==> inputs of delta <==
// reuleaux
module reuleaux(input logic clk, input logic rst_n, input logic [2:0] colour,
                input logic [7:0] centre_x, input logic [6:0] centre_y, input logic [7:0] diameter,
                input logic start, output logic done,
                output logic [7:0] vga_x, output logic [6:0] vga_y,
                output logic [2:0] vga_colour, output logic vga_plot);
     logic [7:0] offset_y;
     logic load_offset_y;
     logic reset_offset_y;
     logic [7:0] offset_x;
     logic load_offset_x;
     logic reset_offset_x;
     logic signed [9:0] crit;
     logic load_crit_a;
     logic load_crit_b;
     logic reset_crit;
     logic [7:0] c_x3;                                       
     assign c_x3 = centre_x;
     logic [6:0] c_y3;                                       
     logic [50:0] c_y3_temp;
     assign c_y3_temp = (centre_y - ((diameter * 30'b100010011010011010101001111101) / 30'b111011100110101100101000000000));
    logic [50:0] c_y3_temp_2;
    assign c_y3_temp_2 = c_y3_temp[50] ? -c_y3_temp : c_y3_temp;
     assign c_y3 = c_y3_temp_2[6:0];
     logic [7:0] c_x1;                                       
  ...
clock: 30.7 ns
lec_check: 0
abc_area: 1
cap_margin: 15
cell_pad_in_sites_global_placement: 1
core_aspect_ratio: 1.11
core_margin: 2
core_utilization: 39
cts_cluster_size: 98
gpl_routability_driven: 0
gpl_timing_driven: 0
hold_slack_margin: 0.01
setup_slack_margin: 5.0
slew_margin: 0
run.sh (not shown) runs the stock make flow with config.mk's settings and CLKGATE_MAP_FILE=.
==> inputs of cedar, as changes to delta <==
CAP_MARGIN = 20   (was 15)
CELL_PAD_IN_SITES_GLOBAL_PLACEMENT = default   (was 1)
CORE_ASPECT_RATIO = default   (was 1.11)
CORE_UTILIZATION = 70   (was 39)
CTS_CLUSTER_DIAMETER = 206   (was default)
GPL_ROUTABILITY_DRIVEN = default   (was 0)
GPL_TIMING_DRIVEN = default   (was 0)
HOLD_SLACK_MARGIN = default   (was 0.01)
PLACE_DENSITY = 0.37   (was default)
SETUP_SLACK_MARGIN = default   (was 5.0)
SLEW_MARGIN = 20   (was 0)
==> flow/constraint.sdc (replaced) <==
create_clock -name core_clock -period 34.8 [get_ports {clk}]
set_input_delay 6.9600 -clock core_clock [delete_from_list [all_inputs] [get_ports {clk}]]
set_output_delay 6.9600 -clock core_clock [all_outputs]
set_load 0.01 [all_outputs]
==> inputs of xenon, as changes to delta <==
ABC_AREA = 0   (was 1)
CELL_PAD_IN_SITES_GLOBAL_PLACEMENT = 3   (was 1)
CORE_UTILIZATION = 29   (was 39)
GPL_ROUTABILITY_DRIVEN = 1   (was 0)
GPL_TIMING_DRIVEN = 1   (was 0)
HOLD_SLACK_MARGIN = default   (was 0.01)
PLACE_DENSITY_LB_ADDON = 0.19   (was default)
==> comparison <==
Cell area: xenon > delta > cedar.
Sequential share of layout area: xenon is lower than delta (0.11 points).
The lowest cell count belongs to cedar, the highest to delta.
First-iteration DRC count: cedar > delta > xenon.
Of cedar and xenon, cedar has the higher via count (gap about 8%, measured against xenon).
cedar finished with timing, DRC and antenna clean. xenon finished but fails on negative setup slack. delta completed without violations.
Count of clock-buffer cells in the layout: cedar is higher than delta (1).
Flip-flop count is the same in delta and xenon.
Of delta and cedar, cedar has the higher register-to-register slack (gap 4100 ps).
Routed wire length: xenon > delta > cedar.
Of cedar and xenon, cedar has the higher synthesized area (gap 9.0%, measured against xenon).

---

==> inputs of try-lagoon <==
Starting RTL as in the previous note.
clock: 26.9 ns
lec_check: 0
abc_area: 1
cap_margin: 15
cell_pad_in_sites_global_placement: 0
core_aspect_ratio: 1.11
core_margin: 2
core_utilization: 67
cts_cluster_diameter: 46
cts_cluster_size: 56
gpl_routability_driven: 1
gpl_timing_driven: 1
max_routing_layer: met4
place_density: 0.6
setup_slack_margin: 5.0
slew_margin: 0
==> try-umber: changes against try-lagoon <==
- CELL_PAD_IN_SITES_GLOBAL_PLACEMENT: 0 -> 3
- CORE_UTILIZATION: 67 -> 29
- CTS_CLUSTER_DIAMETER: 46 -> 221
- CTS_CLUSTER_SIZE: 56 -> 98
- MAX_ROUTING_LAYER: met4 -> not set
- PLACE_DENSITY: 0.6 -> 0.84
- SETUP_SLACK_MARGIN: 5.0 -> not set
==> flow/constraint.sdc (replaced) <==
create_clock -name core_clock -period 30.7 [get_ports {clk}]
set_input_delay 6.1400 -clock core_clock [delete_from_list [all_inputs] [get_ports {clk}]]
set_output_delay 6.1400 -clock core_clock [all_outputs]
set_load 0.01 [all_outputs]
==> try-yarrow: changes against try-lagoon <==
- CORE_ASPECT_RATIO: 1.11 -> 0.98
- CORE_UTILIZATION: 67 -> 65
- CTS_CLUSTER_DIAMETER: 46 -> 358
- CTS_CLUSTER_SIZE: 56 -> 43
- HOLD_SLACK_MARGIN: not set -> -0.09
- MAX_ROUTING_LAYER: met4 -> not set
- PLACE_DENSITY: 0.6 -> not set
- SETUP_SLACK_MARGIN: 5.0 -> not set
==> flow/constraint.sdc (replaced) <==
create_clock -name core_clock -period 30.7 [get_ports {clk}]
set_input_delay 6.1400 -clock core_clock [delete_from_list [all_inputs] [get_ports {clk}]]
set_output_delay 6.1400 -clock core_clock [all_outputs]
set_load 0.01 [all_outputs]
==> results.py <==
# Synthesis and PnR figures
metrics = {
    "status": {
        "outcome": "complete, no violations",
    },
    "global_route": {
        "met2_usage_pct": 43.7,
        "grt_overflow": 0,
        "met3_usage_pct": 1.20,
    },
    "floorplanning": {
        "die_x_um": 351,
        "dieHeight_um": 390,
        "chipArea_um2": 137000,
        "core_um2": 133000,
        "initCoreUtil_pct": 29.2,
        "rows": 141,
    },
    "place": {
        "dp_worst_setup_slack_ns": -0.688,
        "place_area_um2": 47800,
        "hpwl_um": 140000,
    },
    "logic_synthesis": {
        "synthAoiAreaFrac_pct": 14.7,
    },
    "routing": {
        "vias": 44800,
    },
    "critical_path": {
        "crit_cells": 128,
    },
    "clock_network": {
        "postCtsSetupBuffers": 1,
    },
}
That was try-umber.
==> results.py <==
# Synthesis and PnR figures
metrics = {
    "global_route": {
        "met2_usage_pct": 70.7,
        "met3_usage_pct": 5.71,
    },
    "floorplanning": {
        "die_x_um": 251,
        "rows": 88,
        "chipArea_um2": 61700,
        "core_um2": 59000,
        "initCoreUtil_pct": 65.8,
        "dieHeight_um": 246,
    },
    "logic_synthesis": {
        "top_area_share_pct": 19.0,
        "edf_count": 18,
    },
    "clock_network": {
        "postCtsSetupBuffers": 6,
    },
    "critical_path": {
        "crit_cells": 117,
    },
    "place": {
        "hpwl_um": 109000,
        "place_area_um2": 41500,
        "dp_worst_setup_slack_ns": -0.967,
    },
    "status": {
        "outcome": "complete, no violations",
    },
}
That was try-yarrow.
==> results.py <==
# Generated from Yosys and OpenROAD reports
metrics = {
    "place": {
        "place_area_um2": 49700,
        "dp_worst_setup_slack_ns": -1.83,
        "hpwl_um": 121000,
    },
    "status": {
        "tool.error": "[ERROR GRT-0116] Global routing finished with congestion. Check the congestion regions in the DRC Viewer.",
        "outcome": "did not finish",
        "lastStage": "global routing",
    },
    "floorplanning": {
        "dieHeight_um": 258,
        "chipArea_um2": 59900,
        "rows": 93,
    },
    "global_route": {
        "grt_overflow": 21,
        "met3_usage_pct": 52.5,
    },
}
That was try-lagoon.
